==> flow/design.v (excerpt) <==
module a_filter_reference_32x11(
    input [31:0] x_in,
    input clk,
    input [5:0] reset,
    output [31:0] y_out);
    wire [10:0] a1_1;
    wire [10:0] a1_2;
    wire [10:0] a1_3;
    wire [10:0] a1_4;
    wire [10:0] b1;
    assign a1_1 = -11'sd208;
    assign a1_2 = -11'sd1021;
    assign a1_3 = -11'sd930;
    assign a1_4 = -11'sd1010;
    assign b1 = 11'sd307;
    wire [31:0] y_1;
    wire [31:0] y_2;
    wire [31:0] y_3;
    wire [31:0] y_4;
    wire [31:0] y_5;
    fos_exact_v4 first_stage(x_in,a1_4,clk,reset[0],y_1);
    fos_exact_v3 second_stage(y_1,a1_3,b1,clk,reset[1],y_2);
    fos_exact_v2 third_stage(y_2,a1_2,clk,reset[2],y_3);
    fos_exact_v2 fourth_stage(y_3,a1_2,clk,reset[3],y_4);
    fos_exact_v1 fifth_stage(y_4,a1_1,clk,reset[4],y_5);
    fos_exact_v1 sixth_stage(y_5,a1_1,clk,reset[5],y_out);
endmodule
Size: about 6400 cells after synthesis, ~540 flip-flops, ~71 I/O pins.
export LEC_CHECK = 0
export CAP_MARGIN = 40
export CORE_MARGIN = 2
export CORE_UTILIZATION = 70
export CTS_CLUSTER_DIAMETER = 201
export CTS_CLUSTER_SIZE = 41
export PLACE_DENSITY_LB_ADDON = 0.02
export SLEW_MARGIN = 20
create_clock -name core_clock -period 4.37 [get_ports {clk}]
run.sh (not shown) runs the stock make flow with config.mk's settings and CLKGATE_MAP_FILE=.
The starting point aborted during global routing (5_1_grt), error GRT-0116.
Edit:
CAP_MARGIN = 20   (was 40)
CORE_UTILIZATION = 52   (was 70)
CTS_CLUSTER_DIAMETER = default   (was 201)
CTS_CLUSTER_SIZE = 95   (was 41)
PLACE_DENSITY_LB_ADDON = default   (was 0.02)
clock period = 5.59 ns   (was 4.37 ns; I/O delays follow)
Result:
- This time the run ran to the end with violations: negative setup slack
- synthesized area stays the same
- die area is higher by about 34%
- synthesized cell count stays the same
Edit:
ABC_AREA = 1   (was default)
CORE_UTILIZATION = 72   (was 52)
CTS_CLUSTER_SIZE = default   (was 95)
PLACE_DENSITY_LB_ADDON = 0.06   (was default)
clock period = 7.43 ns   (was 5.59 ns; I/O delays follow)
With this change the flow ended with an error in global routing (5_1_grt) with GRT-0232.
Die size is lower by 17%.
Area after synthesis increases by 14%.
Synthesized cell count went up by 35%.

========
== maple ==
a_filter_reference_32x11 again, from the RTL that the note above started with.
// a_filter_reference_32x11
module a_filter_reference_32x11(
    input [31:0] x_in,
    input clk,
    input [5:0] reset,
    output [31:0] y_out);
make LEC_CHECK=0 ABC_AREA=1 CAP_MARGIN=25 CELL_PAD_IN_SITES_DETAIL_PLACEMENT=0 CELL_PAD_IN_SITES_GLOBAL_PLACEMENT=0 CORE_ASPECT_RATIO=0.98 CORE_MARGIN=2 CORE_UTILIZATION=40 CTS_CLUSTER_DIAMETER=33 CTS_CLUSTER_SIZE=48 GPL_ROUTABILITY_DRIVEN=0 MAX_ROUTING_LAYER=met4 MIN_ROUTING_LAYER=met2 SLEW_MARGIN=20 TNS_END_PERCENT=95 finish   # period 6.39 ns
Status(maple) = ERROR, stage = 5_1_grt
The inputs of sierra differ from those of maple as listed below.
Settings: clearing TNS_END_PERCENT, which used to be 95; clearing CORE_ASPECT_RATIO, which used to be 0.98; clearing GPL_ROUTABILITY_DRIVEN, which used to be 0; clearing CTS_CLUSTER_SIZE, which used to be 48; clearing MIN_ROUTING_LAYER, which used to be met2; swapping 40 for 59 in CORE_UTILIZATION; clearing CTS_CLUSTER_DIAMETER, which used to be 33; clearing ABC_AREA, which used to be 1; clearing MAX_ROUTING_LAYER, which used to be met4; clearing CELL_PAD_IN_SITES_DETAIL_PLACEMENT, which used to be 0; swapping 25 for 20 in CAP_MARGIN; clearing CELL_PAD_IN_SITES_GLOBAL_PLACEMENT, which used to be 0; swapping 6.39 for 4.37 in the clock period (ns, I/O delays scaled along).
--- outcome ---
sierra ran in full, but the layout does not pass; the checks complain about negative setup slack. Net count after synthesis: sierra < maple. sierra: simple-gate portion of the synthesized area lower than maple. Taking maple as the reference point, the die boundary height of sierra falls by 22%. Going from maple to sierra, chip area estimate from yosys synthesis shrank by more than 10%. Adder-cell share of the synthesized area: maple and sierra compared, lower one is maple. Share of the core filled by cells before placement up 19 points in sierra wrt maple. Going from maple to sierra, floorplan die width decreased by about 24% relative to the old numbers, floorplan die area decreased by 40% relative to the old numbers.
Here is what was changed in the inputs of raven compared with sierra.
Settings: CAP_MARGIN: 20 -> 40; CORE_UTILIZATION: 59 -> 71; SETUP_SLACK_MARGIN: unset -> 1.26; CTS_CLUSTER_DIAMETER: unset -> 201; CTS_CLUSTER_SIZE: unset -> 41; PLACE_DENSITY_LB_ADDON: unset -> 0.02; TNS_END_PERCENT: unset -> 5.
[summary]
What ended raven was a tool error in 5_1_grt; the run never finished.
Diff sierra..raven | area fraction in mux cells | unchanged
Delta (raven minus sierra): vertical extent of the die down 27 um, post-CTS setup repair buffer count decreased by 91 relative to the old numbers.
## Diff of input files: nickel against raven
Settings: PLACE_DENSITY_LB_ADDON removed (was 0.02); SETUP_SLACK_MARGIN removed (was 1.26); TNS_END_PERCENT removed (was 5); CTS_CLUSTER_DIAMETER removed (was 201); CAP_MARGIN changed from 40 to 20; CORE_UTILIZATION changed from 71 to 28; CTS_CLUSTER_SIZE removed (was 41); the clock period (ns, I/O delays scaled along) changed from 4.37 to 8.86.
nickel: full flow OK, the timing, DRC and antenna checks passed. Between nickel and raven, level count of the clock H-tree is higher for nickel, raven comes in under that. In nickel, the post-placement cell area came out 13% below the value in raven. Die: nickel bigger than raven. Compared with raven, nickel shows a setup fix buffers added after clock tree synthesis that is 21 lower.
